==> cedar: inputs <==
==> flow/design.v <==
`timescale 1ns / 1ps
module pid_controller(
    input  logic        clk,
    input  logic        rst_n,
    input  logic [15:0] setpoint,
    input  logic [15:0] feedback,
    input  logic [15:0] Kp,
    input  logic [15:0] Ki,
    input  logic [15:0] Kd,
    input  logic [15:0] clk_prescaler,
    output logic [15:0] control_signal
);
    logic signed [16:0]  error_s;         
    logic signed [16:0]  prev_error_s;
    logic signed [31:0]  integral_s;      
    logic signed [31:0]  derivative_s;
    logic [15:0] clk_divider;
    logic        sampling_flag;
    logic signed [31:0] kp_mul, ki_mul;
    logic signed [31:0] kd_mul;
    logic signed [31:0] control_calc;
    always_ff @(posedge clk or negedge rst_n) begin
        if (!rst_n) begin
            clk_divider    <= 16'h0000;
            sampling_flag  <= 1'b0;
        end else if (clk_divider == clk_prescaler) begin
            clk_divider    <= 16'h0000;
            sampling_flag  <= 1'b1;
        end else begin
            clk_divider    <= clk_divider + 16'd1;
            sampling_flag  <= 1'b0;
        end
    end
    always_comb begin
        error_s = $signed({1'b0, setpoint}) - $signed({1'b0, feedback});
        kp_mul = $signed({1'b0, Kp}) * error_s;
        ki_mul = $signed({1'b0, Ki}) * error_s;
        kd_mul = $signed({1'b0, Kd}) * (error_s - prev_error_s);
        control_calc = kp_mul + integral_s + kd_mul;
    end
    always_ff @(posedge clk or negedge rst_n) begin
        if (!rst_n) begin
            prev_error_s   <= '0;
            integral_s     <= '0;
            derivative_s   <= '0;
            control_signal <= 16'h0000;
        end else if (sampling_flag) begin
            integral_s   <= integral_s + ki_mul;
            derivative_s <= kd_mul;
            control_signal <= control_calc[15:0];
            prev_error_s <= error_s;
        end
    end
endmodule
`timescale 1ns/1ps
module top (
  input  logic        clk,
  input  logic        rst_n,
  input  logic [15:0] setpoint,
  input  logic [15:0] feedback,
  input  logic [15:0] Kp,
  input  logic [15:0] Ki,
  input  logic [15:0] Kd,
  input  logic [15:0] clk_prescaler,
  output logic [15:0] control_signal
);
  pid_controller u_dut (
    .clk(clk),
    .rst_n(rst_n),
    .setpoint(setpoint),
    .feedback(feedback),
    .Kp(Kp),
    .Ki(Ki),
    .Kd(Kd),
    .clk_prescaler(clk_prescaler),
    .control_signal(control_signal)
  );
endmodule
==> flow/run.sh <==
#!/bin/bash
# the make line also repeats each setting of config.mk as NAME=value (left out here)
make -C /OpenROAD-flow-scripts/flow DESIGN_CONFIG=/design/flow/config.mk WORK_HOME=/design/flow/orfs CLKGATE_MAP_FILE= finish
==> flow/config.mk <==
export PLATFORM = sky130hd
export DESIGN_NAME = top
export DESIGN_NICKNAME = top
export VERILOG_FILES = /design/flow/design.v
export SDC_FILE = /design/flow/constraint.sdc
export NUM_CORES = 4
export LEC_CHECK = 0
export CAP_MARGIN = 20
export CORE_MARGIN = 2
export CORE_UTILIZATION = 72
export CTS_CLUSTER_DIAMETER = 335
export CTS_CLUSTER_SIZE = 88
export MAX_ROUTING_LAYER = met4
export PLACE_DENSITY_LB_ADDON = 0.03
export SETUP_SLACK_MARGIN = 1.36
export SLEW_MARGIN = 20
export TNS_END_PERCENT = 5
==> flow/constraint.sdc <==
create_clock -name core_clock -period 10.2 [get_ports {clk}]
set_input_delay 2.0400 -clock core_clock [delete_from_list [all_inputs] [get_ports {clk}]]
set_output_delay 2.0400 -clock core_clock [all_outputs]
set_load 0.01 [all_outputs]
==> yarrow (differences from cedar) <==
Settings changed: CAP_MARGIN 20 to 0, CTS_CLUSTER_DIAMETER 335 to 36.
==> lagoon (differences from cedar) <==
Settings changed: CTS_CLUSTER_DIAMETER 335 to unset, CTS_CLUSTER_SIZE 88 to 22, MAX_ROUTING_LAYER met4 to unset, PLACE_DENSITY set to 0.76, PLACE_DENSITY_LB_ADDON 0.03 to unset, SETUP_SLACK_MARGIN 1.36 to -0.6.
==> flow/constraint.sdc (replaced) <==
create_clock -name core_clock -period 9.96 [get_ports {clk}]
set_input_delay 1.9920 -clock core_clock [delete_from_list [all_inputs] [get_ports {clk}]]
set_output_delay 1.9920 -clock core_clock [all_outputs]
set_load 0.01 [all_outputs]
==> onyx (differences from cedar) <==
Settings changed: ABC_AREA set to 1, CORE_UTILIZATION 72 to 70, CTS_CLUSTER_DIAMETER 335 to 354, CTS_CLUSTER_SIZE 88 to 15, PLACE_DENSITY_LB_ADDON 0.03 to unset, SETUP_SLACK_MARGIN 1.36 to unset, TNS_END_PERCENT 5 to unset.
==> flow/constraint.sdc (replaced) <==
create_clock -name core_clock -period 5.38 [get_ports {clk}]
set_input_delay 1.0760 -clock core_clock [delete_from_list [all_inputs] [get_ports {clk}]]
set_output_delay 1.0760 -clock core_clock [all_outputs]
set_load 0.01 [all_outputs]
==> summary of the runs <==
yarrow finished but fails on setup timing. lagoon finished but failed the layout checks on setup timing. onyx aborted during 5_1_grt. cedar finished but fails on setup timing. Between cedar and lagoon, the lower clock skew is in lagoon (gap 1.6 ps). Between lagoon and yarrow, the lower register-to-register slack is in lagoon (gap 210 ps). Non-clock buffer count is the same in yarrow and cedar. In critical path depth, cedar and yarrow do not differ.

========
==> run A: inputs <==
Starts from the design.v that is shown in full above.
Settings: LEC_CHECK=0, ABC_AREA=1, CAP_MARGIN=20, CELL_PAD_IN_SITES_GLOBAL_PLACEMENT=2, CORE_MARGIN=2, CORE_UTILIZATION=40, CTS_CLUSTER_DIAMETER=340, CTS_CLUSTER_SIZE=47, SETUP_SLACK_MARGIN=-0.51, SLEW_MARGIN=20; clock period 12.5 ns.
run.sh (not shown) runs the stock make flow with config.mk's settings and CLKGATE_MAP_FILE=.
==> run Z (differences from run A) <==
- CELL_PAD_IN_SITES_GLOBAL_PLACEMENT: 2 -> 1
- CORE_ASPECT_RATIO: unset -> 0.5
- CTS_CLUSTER_DIAMETER: 340 -> 329
- CTS_CLUSTER_SIZE: 47 -> 100
- GPL_ROUTABILITY_DRIVEN: unset -> 0
- PLACE_DENSITY: unset -> 0.78
- SETUP_SLACK_MARGIN: -0.51 -> -0.21
- SLEW_MARGIN: 20 -> 0
- TNS_END_PERCENT: unset -> 10
==> run M (differences from run A) <==
- CELL_PAD_IN_SITES_GLOBAL_PLACEMENT: 2 -> unset
- CORE_UTILIZATION: 40 -> 72
- CTS_CLUSTER_DIAMETER: 340 -> 375
- CTS_CLUSTER_SIZE: 47 -> 99
- PLACE_DENSITY: unset -> 0.4
- SETUP_SLACK_MARGIN: -0.51 -> unset
==> flow/constraint.sdc (replaced) <==
create_clock -name core_clock -period 3.57 [get_ports {clk}]
set_input_delay 0.7140 -clock core_clock [delete_from_list [all_inputs] [get_ports {clk}]]
set_output_delay 0.7140 -clock core_clock [all_outputs]
set_load 0.01 [all_outputs]
==> results <==
| quantity | run M | run Z | run A |
|---|---|---|---|
| Status | stopped before the end | finished clean | finished clean |
| Last stage reached | clock tree synthesis | - | - |
| Final HPWL from detailed placement | 52.34 mm | 43.30 mm | 46.97 mm |
| Count of flip-flops and latches | - | 65 | 65 |
| Setup Crit Path Kind | - | in2reg | in2reg |
| Clk latency of the worst-skew pair | - | 0.36 ns | 0.40 ns |
| Ratio of final minimum period to clock period | - | 0.9179 | 0.9051 |
| Met3 Track Usage GR | - | 0.04011 | 0.03862 |
| Launching element type of the critical path | - | primary input | primary input |
| Most numerous cell on the critical path | - | nand2_1 | nand2_1 |
| Uppermost signal routing layer after detailed routing | - | met4 | met5 |
| R2R Setup Slk | - | 4.67 ns | 4.66 ns |
| Number of levels the H-tree was split into | - | 3 | 3 |
